job 101:
Design top, start of the top module:
module top #(
    parameter D_WIDTH = 16,
    parameter Q_BITS  = 13
)(
  input logic [D_WIDTH - 1 : 0] angle_in,
  input logic signed [D_WIDTH - 1 : 0] currA_in,
  input logic signed [D_WIDTH - 1 : 0] currB_in,
  input logic signed [D_WIDTH - 1 : 0] currC_in,
  input logic signed [D_WIDTH - 1 : 0] currT_in,
  input logic        [D_WIDTH - 1 : 0] periodTop,
  output logic pwmA_out,
  output logic pwmB_out,
  output logic pwmC_out,
  input logic signed [D_WIDTH - 1 : 0]  kpd, kpq,
  input logic signed [D_WIDTH - 1 : 0]  kid, kiq,
  input logic clear_pid,
  input  logic clk,
  input  logic rstb,
  input  logic valid,
  output logic ready
);
clock: 6.51 ns
lec_check: 0
cap_margin: 5
core_aspect_ratio: 0.94
core_margin: 2
core_utilization: 72
cts_cluster_diameter: 64
cts_cluster_size: 81
hold_slack_margin: 0.05
place_density: 0.36
setup_slack_margin: 1.65
slew_margin: 20
run.sh (not shown) runs the stock make flow with config.mk's settings and CLKGATE_MAP_FILE=.
Job 101 ran in full, but the layout does not pass; the checks complain about negative setup slack.
diff inputs: job 101 => job 102
- clearing HOLD_SLACK_MARGIN, which used to be 0.05
- clearing SETUP_SLACK_MARGIN, which used to be 1.65
- swapping 5 for 20 in CAP_MARGIN
- clearing CTS_CLUSTER_DIAMETER, which used to be 64
- clearing CORE_ASPECT_RATIO, which used to be 0.94
- swapping 0.36 for 0.6 in PLACE_DENSITY
- swapping 72 for 52 in CORE_UTILIZATION
- clearing CTS_CLUSTER_SIZE, which used to be 81
- swapping 6.51 for 6.39 in the clock period (ns, I/O delays scaled along)
--- outcome ---
Global-route usage, job 101 and job 102: smaller value in job 102
On portion of total power attributed to combinational logic, job 101 and job 102 are basically level.
[job 102] normalized max-slew margin fell 0.58 points relative to job 101
Not one of job 101 and job 102 finished clean.
STATUS run=job 101 STAGES=ALL_DONE FINAL_CHECKS=FAILED CAUSE=negative setup slack
Every stage of job 102 finished as expected; the final checks, on the other hand, flagged negative setup slack, which means the layout fails.
For the count of non-CTS buffers in the layout, job 102 came in 18% higher than job 101 did.
### job 102 -> job 103
- MAX_ROUTING_LAYER now met4, previously not set
- CORE_UTILIZATION now 70, was 52
- SETUP_SLACK_MARGIN now 1.14, previously not set
- the clock period (ns, I/O delays scaled along) now 8.64, was 6.39
==> comparison <==
Job 103: full flow OK, the timing, DRC and antenna checks passed
On proportion of power drawn by the clock network, job 103 and job 102 are basically level.
Job 103: count of non-CTS buffers in the layout is about 70% lower than what job 102 reported.
Core utilization up 14 points in job 103 wrt job 102
Of the two values seen for highest routed metal layer, met5 was produced by job 102 and met4 by job 103.
Job 103 vs job 102: part of the power in registers up
For job 104, these inputs were changed with respect to job 103:
- MAX_ROUTING_LAYER no longer set, was met4
- CORE_UTILIZATION now 68, was 70
- SETUP_SLACK_MARGIN no longer set, was 1.14
- the clock period (ns, I/O delays scaled along) now 7.11, was 8.64
==> results <==
Summary of the comparison: post-CTS setup repair buffer count is lower in job 104, relative to job 103. Job 104 completed end to end; final checks failed (negative setup slack). When job 104 is set beside job 103, its combinational cell fraction of total power turns out to be 0.6 points larger. Job 103 → job 104: number of detailed-routing iterations run before antenna repair lost 1, design area went up by about 3%, sequential cell count shows no meaningful change, clock skew now smaller. Against job 103 as the reference, job 104 delivers a lower maximum VDD drop. | die area | job 104 vs job 103 | worse |. The cell count of job 104 exceeds that of job 103 by about 3%.


top again, from the RTL that the note above started with.
export LEC_CHECK = 0
export CAP_MARGIN = 20
export CELL_PAD_IN_SITES_DETAIL_PLACEMENT = 1
export CELL_PAD_IN_SITES_GLOBAL_PLACEMENT = 1
export CORE_ASPECT_RATIO = 1.83
export CORE_MARGIN = 2
export CORE_UTILIZATION = 38
export CTS_CLUSTER_DIAMETER = 56
export GPL_ROUTABILITY_DRIVEN = 1
export GPL_TIMING_DRIVEN = 1
export MAX_ROUTING_LAYER = met4
export PLACE_DENSITY = 0.6
export SETUP_SLACK_MARGIN = 0.8
export SLEW_MARGIN = 0
export TNS_END_PERCENT = 85
create_clock -name core_clock -period 9.15 [get_ports {clk}]
The first run finished with timing, DRC and antenna clean.
Change:
- CELL_PAD_IN_SITES_DETAIL_PLACEMENT: 1 -> default
- CELL_PAD_IN_SITES_GLOBAL_PLACEMENT: 1 -> default
- CORE_ASPECT_RATIO: 1.83 -> default
- CORE_UTILIZATION: 38 -> 70
- CTS_CLUSTER_DIAMETER: 56 -> 28
- GPL_ROUTABILITY_DRIVEN: 1 -> default
- GPL_TIMING_DRIVEN: 1 -> default
- SETUP_SLACK_MARGIN: 0.8 -> 1.94
- SLEW_MARGIN: 0 -> 20
- TNS_END_PERCENT: 85 -> default
- clock period: 9.15 -> 7.44 ns (I/O delays scaled with it)
Fmax came out higher by roughly a tenth.
Non-clock buffer count increases by 278.
Setup slack degrades by 0.85 ns.
Change:
- CORE_UTILIZATION: 70 -> 40
- CTS_CLUSTER_DIAMETER: 28 -> default
- GPL_ROUTABILITY_DRIVEN: default -> 0
- HOLD_SLACK_MARGIN: default -> 0.04
- MAX_ROUTING_LAYER: met4 -> default
- PLACE_DENSITY: 0.6 -> default
- SETUP_SLACK_MARGIN: 1.94 -> default
- clock period: 7.44 -> 10.0 ns (I/O delays scaled with it)
The changed run ran to the end with no violations.
Total power shrinks by well over a third.
Non-clock buffer count decreases by 348.
Hold slack gains 0.036 ns.
Synthesized area stays the same.
Power and IR drop assume default switching activity.
